==> run E <==
## mul
module mul(
    input  wire        clk,
    input  wire        rst,
    input  wire [63:0] lm,
    input  wire [63:0] rm,
    input  wire [1:0]  Data_type,
    output reg  [19:0] mul_out
);
Settings: LEC_CHECK=0, CAP_MARGIN=35, CORE_ASPECT_RATIO=0.77, CORE_MARGIN=2, CORE_UTILIZATION=40, CTS_CLUSTER_SIZE=28, GPL_TIMING_DRIVEN=0, MAX_ROUTING_LAYER=met4, MIN_ROUTING_LAYER=met2, SLEW_MARGIN=20, TNS_END_PERCENT=35; clock period 11.0 ns.
run.sh (not shown) runs the stock make flow with config.mk's settings and CLKGATE_MAP_FILE=.
==> inputs of run P, as changes to run E <==
- CAP_MARGIN: 35 -> 20
- CORE_ASPECT_RATIO: 0.77 -> unset
- CORE_UTILIZATION: 40 -> 71
- CTS_CLUSTER_SIZE: 28 -> 37
- GPL_TIMING_DRIVEN: 0 -> unset
- MAX_ROUTING_LAYER: met4 -> unset
- MIN_ROUTING_LAYER: met2 -> unset
- PLACE_DENSITY: unset -> 0.65
- TNS_END_PERCENT: 35 -> unset
==> flow/constraint.sdc (replaced) <==
create_clock -name core_clock -period 5.32 [get_ports {clk}]
set_input_delay 1.0640 -clock core_clock [delete_from_list [all_inputs] [get_ports {clk}]]
set_output_delay 1.0640 -clock core_clock [all_outputs]
set_load 0.01 [all_outputs]
==> inputs of run C, as changes to run E <==
- CELL_PAD_IN_SITES_DETAIL_PLACEMENT: unset -> 2
- GPL_ROUTABILITY_DRIVEN: unset -> 0
- MAX_ROUTING_LAYER: met4 -> met5
- MIN_ROUTING_LAYER: met2 -> met1
- SLEW_MARGIN: 20 -> 5
==> results <==
|  | run P | run C | run E |
|---|---|---|---|
| Standard cell area after detailed placement | 56590 um2 | 48850 um2 | 49210 um2 |
| Port Buf Inserts | 151 | 106 | 106 |
| Die width | 257.5 um | 388.9 um | 388.9 um |
| Maximum count of clock buffers along a single path | 2 | 2 | 2 |
| Post-cts resize count | 117 | 0 | 0 |
| Number of placement rows | 92 | 108 | 108 |
| Status | did not finish | did not finish | did not finish |
| Last stage reached | global routing | global routing | global routing |
| Half-perimeter wire length of the detailed placement result | 138.4 mm | 248.5 mm | 167.3 mm |
| Die Height | 257.5 um | 300.3 um | 300.3 um |
| Yosys simple share | 16.72% | 16.72% | 16.72% |
| Pre-CTS setup slack | -1087 ps | -101.9 ps | 1196 ps |
| Number of cells after detailed placement | 8100 | 7922 | 7932 |
| Area leader, netlist | sky130_fd_sc_hd__ha_1 | sky130_fd_sc_hd__ha_1 | sky130_fd_sc_hd__ha_1 |
| Core Density at Floorplan | 72.06% | 40.38% | 40.38% |
| Overall chip area | 66300 um2 | 116800 um2 | 116800 um2 |
| Number of buffers inserted by post-CTS setup repair | 27 | 0 | 0 |
| Last weighted congestion value of the routability-driven placer | 1.084 | - | 1.183 |
| Floorplan core area | 63310 um2 | 113000 um2 | 113000 um2 |
| Most frequently used cell type in the post-synthesis netlist | sky130_fd_sc_hd__a21oi_1 | sky130_fd_sc_hd__a21oi_1 | sky130_fd_sc_hd__a21oi_1 |

* * *

==> inputs of v28 <==
mul again, from the RTL that the note above started with.
clock: 8.69 ns
lec_check: 0
cap_margin: 20
cell_pad_in_sites_detail_placement: 1
cell_pad_in_sites_global_placement: 2
core_aspect_ratio: 1.4
core_margin: 2
core_utilization: 30
cts_cluster_diameter: 24
cts_cluster_size: 17
gpl_routability_driven: 0
place_density_lb_addon: 0.12
slew_margin: 20
tns_end_percent: 50
==> v6 (differences from v28) <==
CELL_PAD_IN_SITES_DETAIL_PLACEMENT = unset   (was 1)
CELL_PAD_IN_SITES_GLOBAL_PLACEMENT = unset   (was 2)
CORE_ASPECT_RATIO = unset   (was 1.4)
CORE_UTILIZATION = 70   (was 30)
CTS_CLUSTER_DIAMETER = unset   (was 24)
CTS_CLUSTER_SIZE = 34   (was 17)
GPL_ROUTABILITY_DRIVEN = unset   (was 0)
PLACE_DENSITY = 0.64   (was unset)
PLACE_DENSITY_LB_ADDON = unset   (was 0.12)
TNS_END_PERCENT = unset   (was 50)
==> flow/constraint.sdc (replaced) <==
create_clock -name core_clock -period 5.26 [get_ports {clk}]
set_input_delay 1.0520 -clock core_clock [delete_from_list [all_inputs] [get_ports {clk}]]
set_output_delay 1.0520 -clock core_clock [all_outputs]
set_load 0.01 [all_outputs]
==> v31 (differences from v28) <==
CELL_PAD_IN_SITES_DETAIL_PLACEMENT = unset   (was 1)
CELL_PAD_IN_SITES_GLOBAL_PLACEMENT = unset   (was 2)
CORE_ASPECT_RATIO = unset   (was 1.4)
CORE_UTILIZATION = 40   (was 30)
CTS_CLUSTER_DIAMETER = unset   (was 24)
CTS_CLUSTER_SIZE = unset   (was 17)
GPL_ROUTABILITY_DRIVEN = unset   (was 0)
PLACE_DENSITY_LB_ADDON = unset   (was 0.12)
TNS_END_PERCENT = unset   (was 50)
==> flow/constraint.sdc (replaced) <==
create_clock -name core_clock -period 6.5 [get_ports {clk}]
set_input_delay 1.3000 -clock core_clock [delete_from_list [all_inputs] [get_ports {clk}]]
set_output_delay 1.3000 -clock core_clock [all_outputs]
set_load 0.01 [all_outputs]
==> qor summary <==
Crit path from: v31 rm[57]; v6 -; v28 rm[41]
Post-route cell area: v31 51300 sq um; v6 -; v28 49500 sq um
Setup Crit Path Kind: v31 input pin to flip-flop; v6 -; v28 input pin to flip-flop
Transition time of the tightest slew-check pin: v31 1070 ps; v6 -; v28 1120 ps
Share of the final layout cell area in multi-input gates: v31 75.8%; v6 -; v28 78.5%
Iteration tally of the first detailed-router pass: v31 6; v6 -; v28 5
Vias per inst: v31 5.89; v6 -; v28 5.60
Critical register-to-register path endpoint: v31 mul_out[14]; v6 -; v28 mul_out[18]
Total power: v31 0.0169 W; v6 -; v28 0.0128 W
Register-to-Register Setup Slack: v31 1700 ps; v6 -; v28 3800 ps
Number of combinational gates with multiple inputs: v31 5174; v6 -; v28 5174
# fillers: v31 11.4k; v6 -; v28 18.5k
Signed area change from the synthesized netlist to the final layout: v31 12.4%; v6 -; v28 8.51%
Clk_buf instances: v31 18; v6 -; v28 17
Iteration-0 DRC count of the detailed router: v31 5082; v6 -; v28 2185
Non-CTS inverters: v31 484; v6 -; v28 484
Status: v31 complete, no violations; v6 did not finish; v28 complete, no violations
Last stage reached: v31 -; v6 global routing (5_1_grt); v28 -
Switching fraction of total power: v31 52.9%; v6 -; v28 55.8%
Max layer used: v31 met5; v6 -; v28 met5
Static Leakage: v31 23.4 nW; v6 -; v28 22.0 nW
Fraction of power consumed by sequential logic: v31 9.1%; v6 -; v28 9.0%
Buffering overhead: v31 9.79%; v6 -; v28 5.32%
Power is estimated from default activity; no workload was simulated.
